## run A
## UT_TOP
module UT_TOP (
    clk, 
    rst_n, 
    in_valid, 
    in_time,
    out_valid, 
    out_display, 
    out_day
);
clock: 12.1 ns
lec_check: 0
cap_margin: 20
core_margin: 7
core_utilization: 64
cts_cluster_diameter: 67
min_routing_layer: met1
place_density_lb_addon: 0.05
setup_slack_margin: -0.73
slew_margin: 20
run.sh (not shown) runs the stock make flow with config.mk's settings and CLKGATE_MAP_FILE=.
The flow for run A finished, though final verification flagged negative setup slack.
#### Input delta (run B over run A)
- a change of CORE_MARGIN from 7 to 2
- a deleted CTS_CLUSTER_DIAMETER that had been 67
- a deleted MIN_ROUTING_LAYER that had been met1
- a deleted SETUP_SLACK_MARGIN that had been -0.73
- a change of CORE_UTILIZATION from 64 to 40
- a deleted PLACE_DENSITY_LB_ADDON that had been 0.05
- a change of the clock period (ns, I/O delays scaled along) from 12.1 to 14.8
Results
- Status | run B and run A | clean except run A
- Status run A: flow complete, layout not clean - negative setup slack
- In run B, the non-clock buffer count in the final layout came out about 40% below the value in run A.
- Measured against each other, run B and run A differ in maximum frequency, the higher figure coming from run B.
Input-level comparison between run C and run B:
- setting SETUP_SLACK_MARGIN to -1.3 for the first time
- setting CTS_CLUSTER_SIZE to 98 for the first time
- changing CORE_UTILIZATION from 40 to 43
- setting CTS_CLUSTER_DIAMETER to 130 for the first time
- changing the clock period (ns, I/O delays scaled along) from 14.8 to 15.0
Notes after the runs:
In run C the implementation ran to completion but is not tape-out ready, as the final checks report negative setup slack.
Going from run B to run C, number of clock-tree buffers in the layout picked up an extra 4, final worst-path setup slack fell 0.67 ns, data required time at the worst endpoint up 0.19 ns.
[compare] base=run B new=run C: initial standard-cell utilization of the core increased by 2.7 points relative to the old numbers.
Run B has a higher register-to-register slack than run C.
Global-route track usage on met1 (lower): run C
The critical-path cell with the highest stage delay comes out or4_1 in one run and fa_2 in the other, namely in run C and run B respectively.
In the tables for run C and run B, first-iteration DRC count reads lower with run B.
[inputs] run D vs run C
- CORE_UTILIZATION now 72, was 43
- CTS_CLUSTER_SIZE now 61, was 98
- SETUP_SLACK_MARGIN no longer set, was -1.3
- PLACE_DENSITY_LB_ADDON now 0.0, previously not set
- CTS_CLUSTER_DIAMETER no longer set, was 130
- the clock period (ns, I/O delays scaled along) now 7.54, was 15.0
Run D never completed, since it errored out during global routing (5_1_grt).
The final weighted congestion of routability-driven global placement in run C is 0.818 times that in run D.
Looking at number of gates resized after CTS, run D sits 130 higher than run C does.
Run C -> run D: placed cell count increased slightly
Diff run D..run C | simple-gate portion of the synthesized area | unchanged
Reported for run D and run C, total nets after synthesis turned out identical to the last digit.
Compared run D vs run C, and area of the die is down in run D.
Re vertical die size: run D is about 22% down on run C.

---

UT_TOP again, from the RTL that the note above started with.
Design UT_TOP, start of the top module:
module UT_TOP (
    clk, 
    rst_n, 
    in_valid, 
    in_time,
    out_valid, 
    out_display, 
    out_day
);
Settings: LEC_CHECK=0, CAP_MARGIN=5, CELL_PAD_IN_SITES_DETAIL_PLACEMENT=1, CORE_ASPECT_RATIO=0.67, CORE_MARGIN=2, CORE_UTILIZATION=40, CTS_CLUSTER_DIAMETER=97, CTS_CLUSTER_SIZE=94, GPL_ROUTABILITY_DRIVEN=1, GPL_TIMING_DRIVEN=1, MIN_ROUTING_LAYER=met2, PLACE_DENSITY=0.53, SLEW_MARGIN=10, TNS_END_PERCENT=15; clock period 11.6 ns.
The first run died in global routing (5_1_grt).
Edit:
CAP_MARGIN = 20   (was 5)
CELL_PAD_IN_SITES_DETAIL_PLACEMENT = unset   (was 1)
CORE_ASPECT_RATIO = unset   (was 0.67)
CTS_CLUSTER_DIAMETER = unset   (was 97)
CTS_CLUSTER_SIZE = unset   (was 94)
GPL_ROUTABILITY_DRIVEN = unset   (was 1)
GPL_TIMING_DRIVEN = unset   (was 1)
MIN_ROUTING_LAYER = unset   (was met2)
PLACE_DENSITY = unset   (was 0.53)
SLEW_MARGIN = 20   (was 10)
TNS_END_PERCENT = unset   (was 15)
clock period = 15.0 ns   (was 11.6 ns; I/O delays follow)
The new run passed the timing, DRC and antenna checks.
Synthesized area is unchanged.
Die area barely changes.
Synthesized cell count stays the same.
Edit:
CORE_UTILIZATION = 41   (was 40)
clock period = 14.8 ns   (was 15.0 ns; I/O delays follow)
Result: The new run finished with timing, DRC and antenna clean. Hold slack is about the same. Wire length rose by 1.7%. Clock-buffer cell count does not change.
Edit:
ABC_AREA = 1   (was unset)
CORE_UTILIZATION = 62   (was 41)
CTS_CLUSTER_DIAMETER = 191   (was unset)
CTS_CLUSTER_SIZE = 97   (was unset)
clock period = 14.1 ns   (was 14.8 ns; I/O delays follow)
Effect: The new run reached the layout checks and failed them: negative setup slack; fmax stays flat; sequential cell count stays the same; area after synthesis fell by 3.2%; via count rises by 5.6%; worst hold slack hardly moves.

---

== build 69 ==
UT_TOP again, from the RTL that the note above started with.
Settings: LEC_CHECK=0, CAP_MARGIN=20, CORE_MARGIN=7, CORE_UTILIZATION=64, MIN_ROUTING_LAYER=met1, PLACE_DENSITY_LB_ADDON=0.05, SETUP_SLACK_MARGIN=-0.73, SLEW_MARGIN=20; clock period 12.1 ns.
Build 69 finished all stages; however, its layout fails the closing checks, the failures being negative setup slack.
What build 59 does differently from build 69 at the input level:
Settings: changing CORE_UTILIZATION from 64 to 17; changing MIN_ROUTING_LAYER from met1 to met2.
Build 69 reports its top routing layer in use as met4 while build 59 reports met5.
sky130_fd_sc_hd__fa_2 as the cell with the largest stage delay on the worst path was reported by build 69, and sky130_fd_sc_hd__dfstp_2 by build 59.
Re initial cell density of the core: build 69 was higher than build 59.
Per the comparison of build 59 with build 69, setup TNS after final layout now larger, via count now sits higher, count of cells along the worst register-to-register path increased by 2 relative to the old numbers.
Build 59 finished all stages; layout check result: FAIL, due to negative setup slack.
Although build 69 finished all stages, its layout failed final checks on negative setup slack.
Setup changes, build 59 to build 11
Settings: a change of CORE_MARGIN from 7 to 2; a change of CORE_UTILIZATION from 17 to 60; a change of MIN_ROUTING_LAYER from met2 to met1; a change of the clock period (ns, I/O delays scaled along) from 12.1 to 13.3.
### Flow results
Status build 11: flow complete, layout not clean - negative setup slack. The tightest slew margin relative to the limit reported for build 11 is greater than that of build 59 by 2.5 points. Relative to build 59, sequential share of layout area has gone up in build 11. Comparing the two runs side by side, build 11 comes out ahead of build 59 on post-route worst setup slack. Build 11 ends up with a final area that is about 10% lower than in build 59. On global routing usage on met2: build 11 sits above build 59. Between build 11 and build 59, number of standard-cell rows in the floorplan is lower for build 11, build 59 comes in above that. Build 59 has higher die extent in x than build 11.
Setup changes, build 11 to build 51
Settings: CTS_CLUSTER_SIZE: unset -> 74; PLACE_DENSITY_LB_ADDON: 0.05 -> 0.0; ABC_AREA: unset -> 1; HOLD_SLACK_MARGIN: unset -> 0.29; CTS_CLUSTER_DIAMETER: unset -> 281; CORE_UTILIZATION: 60 -> 71.
Results
- Summary of build 51 over build 11: summed standard-cell area reported by yosys dropped 500 um^2, post-synth net total went up, number of resized instances in the post-cts repair step now sits higher, placement row count went down by about 9%, cell area after technology mapping down 3.2%.
- On placer congestion estimate, the lower figure sits with build 11, not build 51.
- Die area | build 51 < build 11
- Build 51 ended up with simple AND/OR/NAND/NOR gates as its main logic family after synthesis; build 11 ended up with AND-OR/OR-AND gates.
- FAIL build 51 @ 5_1_grt: tool exited with error

---

## alpha
UT_TOP again, from the RTL that the note above started with.
clock: 12.2 ns
lec_check: 0
cap_margin: 20
cell_pad_in_sites_detail_placement: 1
cell_pad_in_sites_global_placement: 1
core_margin: 3
core_utilization: 18
cts_cluster_diameter: 191
cts_cluster_size: 82
gpl_routability_driven: 0
gpl_timing_driven: 0
max_routing_layer: met5
place_density: 0.63
setup_slack_margin: 0.24
slew_margin: 20
alpha -> stages 100% | layout checks FAIL | setup timing
> inputs changed (alpha -> beta)
# alpha
export LEC_CHECK = 0
export CAP_MARGIN = 20
export CELL_PAD_IN_SITES_DETAIL_PLACEMENT = 1
export CELL_PAD_IN_SITES_GLOBAL_PLACEMENT = 1
export CORE_MARGIN = 3
export CORE_UTILIZATION = 18
export CTS_CLUSTER_DIAMETER = 191
export CTS_CLUSTER_SIZE = 82
export GPL_ROUTABILITY_DRIVEN = 0
export GPL_TIMING_DRIVEN = 0
export MAX_ROUTING_LAYER = met5
export PLACE_DENSITY = 0.63
export SETUP_SLACK_MARGIN = 0.24
export SLEW_MARGIN = 20
create_clock -name core_clock -period 12.2 [get_ports {clk}]
# beta
export LEC_CHECK = 0
export CAP_MARGIN = 20
export CORE_MARGIN = 2
export CORE_UTILIZATION = 68
export SLEW_MARGIN = 20
export TNS_END_PERCENT = 5
create_clock -name core_clock -period 14.4 [get_ports {clk}]
- STATUS run=beta STAGES=ALL_DONE FINAL_CHECKS=FAILED CAUSE=setup timing
- Between alpha and beta, the first-pass GRT wire length is higher for alpha.
- Taking alpha as the reference, in beta routing usage on met1 increased by 36 points relative to the old numbers, worst setup slack increased by 1.95 ns relative to the old numbers, global-route usage increased by 30 points relative to the old numbers, non-clock buffer count decreased by 77 relative to the old numbers.
- In the flow results for alpha and beta, the fmax is smaller on beta.
- | met2 track demand over resource in global routing | beta vs alpha | 48 points higher |
Changes in gamma relative to beta:
# beta
export LEC_CHECK = 0
export CAP_MARGIN = 20
export CORE_MARGIN = 2
export CORE_UTILIZATION = 68
export SLEW_MARGIN = 20
export TNS_END_PERCENT = 5
create_clock -name core_clock -period 14.4 [get_ports {clk}]
# gamma
export LEC_CHECK = 0
export ABC_AREA = 1
export CAP_MARGIN = 20
export CORE_MARGIN = 2
export CORE_UTILIZATION = 70
export PLACE_DENSITY_LB_ADDON = 0.16
export SLEW_MARGIN = 20
create_clock -name core_clock -period 13.2 [get_ports {clk}]
Stage in which a tool error killed gamma: global routing.
Summary — placed instance area, gamma relative to beta: lower, by about 5%.
Chip area estimate from yosys synthesis (gamma vs. beta) decreases by a few percent
The area of the core region in gamma was lower than what beta gave.
Relative to beta, area of the mapped netlist decreased by 3.2% in gamma.
When gamma is measured against beta, its post-synthesis simple-gate area fraction turns out 5.7 points higher.
Here is what was changed in the inputs of delta compared with gamma.
# gamma
export LEC_CHECK = 0
export ABC_AREA = 1
export CAP_MARGIN = 20
export CORE_MARGIN = 2
export CORE_UTILIZATION = 70
export PLACE_DENSITY_LB_ADDON = 0.16
export SLEW_MARGIN = 20
create_clock -name core_clock -period 13.2 [get_ports {clk}]
# delta
export LEC_CHECK = 0
export CAP_MARGIN = 20
export CORE_MARGIN = 2
export CORE_UTILIZATION = 40
export SLEW_MARGIN = 20
create_clock -name core_clock -period 12.2 [get_ports {clk}]
==> comparison <==
- delta -> stages 100% | layout checks FAIL | setup timing
- gamma is listed as incomplete: the tool reported an error in global routing and the run ended there.
- delta vs. gamma: area of the core grew by 0.017 sq mm, area fraction in mux cells grew by 3.3 points, vertical extent of the die grew by 34%.
- Combined area of all synthesized cells (delta vs. gamma) increases by a few percent
- Net count after synthesis delta for delta relative to gamma: 227 lower
- The post-synthesis share of cell area spent on and-or and or-and gates in delta was higher than what gamma gave.
- Comparing delta and gamma, the lower pre-CTS setup slack is on delta.
[inputs] epsilon vs delta
# delta
export LEC_CHECK = 0
export CAP_MARGIN = 20
export CORE_MARGIN = 2
export CORE_UTILIZATION = 40
export SLEW_MARGIN = 20
create_clock -name core_clock -period 12.2 [get_ports {clk}]
# epsilon
export LEC_CHECK = 0
export CAP_MARGIN = 20
export CORE_MARGIN = 2
export CORE_UTILIZATION = 68
export CTS_CLUSTER_SIZE = 13
export SLEW_MARGIN = 20
create_clock -name core_clock -period 12.2 [get_ports {clk}]
==> comparison <==
From delta to epsilon, cell depth of the worst min-delay path did not move at all. Routed wire in epsilon totals more than in delta. The lower number of tap cells added at floorplan came out of epsilon. Taking delta as the reference, in epsilon cell area has remained practically unchanged; global-route wire length before repair has increased; final core utilization has increased; number of buffers added for setup after CTS has increased. No crash in delta: every stage finished, but the layout fails its final checks due to setup timing. epsilon: flow complete, layout not clean; failing: setup timing.

---

== job 4690 ==
Starting RTL as in the previous note.
Settings: LEC_CHECK=0, CAP_MARGIN=20, CORE_MARGIN=2, CORE_UTILIZATION=72, CTS_CLUSTER_DIAMETER=338, CTS_CLUSTER_SIZE=61, PLACE_DENSITY_LB_ADDON=0.0, SETUP_SLACK_MARGIN=2.21, SLEW_MARGIN=20; clock period 7.54 ns.
FAIL job 4690 @ clock tree synthesis: tool exited with error
> inputs changed (job 4690 -> job 883)
- clearing CTS_CLUSTER_DIAMETER, which used to be 338
- swapping 2.21 for -0.73 in SETUP_SLACK_MARGIN
- swapping 72 for 71 in CORE_UTILIZATION
- swapping 61 for 74 in CTS_CLUSTER_SIZE
- putting MIN_ROUTING_LAYER at met1 where nothing was set
- swapping 7.54 for 13.3 in the clock period (ns, I/O delays scaled along)
## What came out
Re xor and xnor area share after synthesis: no difference whatsoever between job 4690 and job 883. Job 4690 and job 883: no clean run. The flow completed for job 883, but it is not clean: the layout still shows setup timing. Job 4690 did not make it past clock tree synthesis, where a tool error ended it. Compared with job 4690, in job 883 chip area picked up an extra about 1.4%; combined area of all synthesized cells neither gained nor lost much; pre-CTS setup slack picked up an extra 6.08 ns; die outline width picked up an extra about 0.7%; number of placed instances with taps included lost about 3.6%.
diff inputs: job 883 => job 7177
- PLACE_DENSITY: unset -> 0.86
- CORE_UTILIZATION: 71 -> 17
- CTS_CLUSTER_SIZE: 74 -> unset
- PLACE_DENSITY_LB_ADDON: 0.0 -> unset
- CORE_MARGIN: 2 -> 7
- the clock period (ns, I/O delays scaled along): 13.3 -> 12.1
Notes after the runs:
Status for job 883 and job 7177: no clean run
Job 7177 had finished all stages when the layout checks came back failing, citing setup timing.
Final checks on job 883, whose flow otherwise completed, came back failing, citing setup timing.
Utilization job 883 -> job 7177: down
Per the comparison of job 7177 with job 883, register-to-register slack fell 1.06 ns.
Measured against each other, job 883 and job 7177 differ in routed wire length, the higher figure coming from job 883.
Job 7177 ended with more slew at the pin closest to its max-slew limit than job 883.
Job 7177 vs job 883: number of instances in the placed design up by more than a quarter
Job 883 → job 7177: met3 track demand over resource has decreased, setup slack has decreased.
Inputs modified between job 7177 and job 5940:
- PLACE_DENSITY no longer set, was 0.86
- CORE_MARGIN now 2, was 7
- PLACE_DENSITY_LB_ADDON now 0.05, previously not set
- CORE_UTILIZATION now 71, was 17
- CTS_CLUSTER_SIZE now 76, previously not set
- the clock period (ns, I/O delays scaled along) now 13.3, was 12.1
## What came out
The flow for job 5940 finished, though final verification flagged setup timing. Between job 7177 and job 5940, the floorplan row count is lower for job 5940. Between job 7177 and job 5940, global-route wire length before repair is higher for job 7177, job 5940 comes in under that. Diff job 7177 -> job 5940 | routing usage on met1 | increase of 42 points. Per the comparison of job 5940 with job 7177, path length in cells of the critical path moved down, fraction of area in multi-input gates moved up, post-CTS setup buffer count moved down. Job 5940 ends up with lower portion of the clock cycle consumed by the worst path in the final layout than job 7177 does.
The following lists how job 6519 was set up differently from job 5940:
- MIN_ROUTING_LAYER removed (was met1)
- PLACE_DENSITY_LB_ADDON removed (was 0.05)
- CORE_UTILIZATION changed from 71 to 65
- SETUP_SLACK_MARGIN removed (was -0.73)
- CTS_CLUSTER_SIZE removed (was 76)
- the clock period (ns, I/O delays scaled along) changed from 13.3 to 13.2
Findings:
Comparing job 6519 against job 5940, there is no change at all in synthesized cell count.
Summary of job 6519 over job 5940: via count now sits lower, post-route cell area picked up an extra 0.33%, critical path depth shows an increase of 3, non-clock buffer count in the final layout higher.
Final cell count in job 6519 is 75 above job 5940.
Job 6519 ran in full, but the layout does not pass; the checks complain about setup timing.
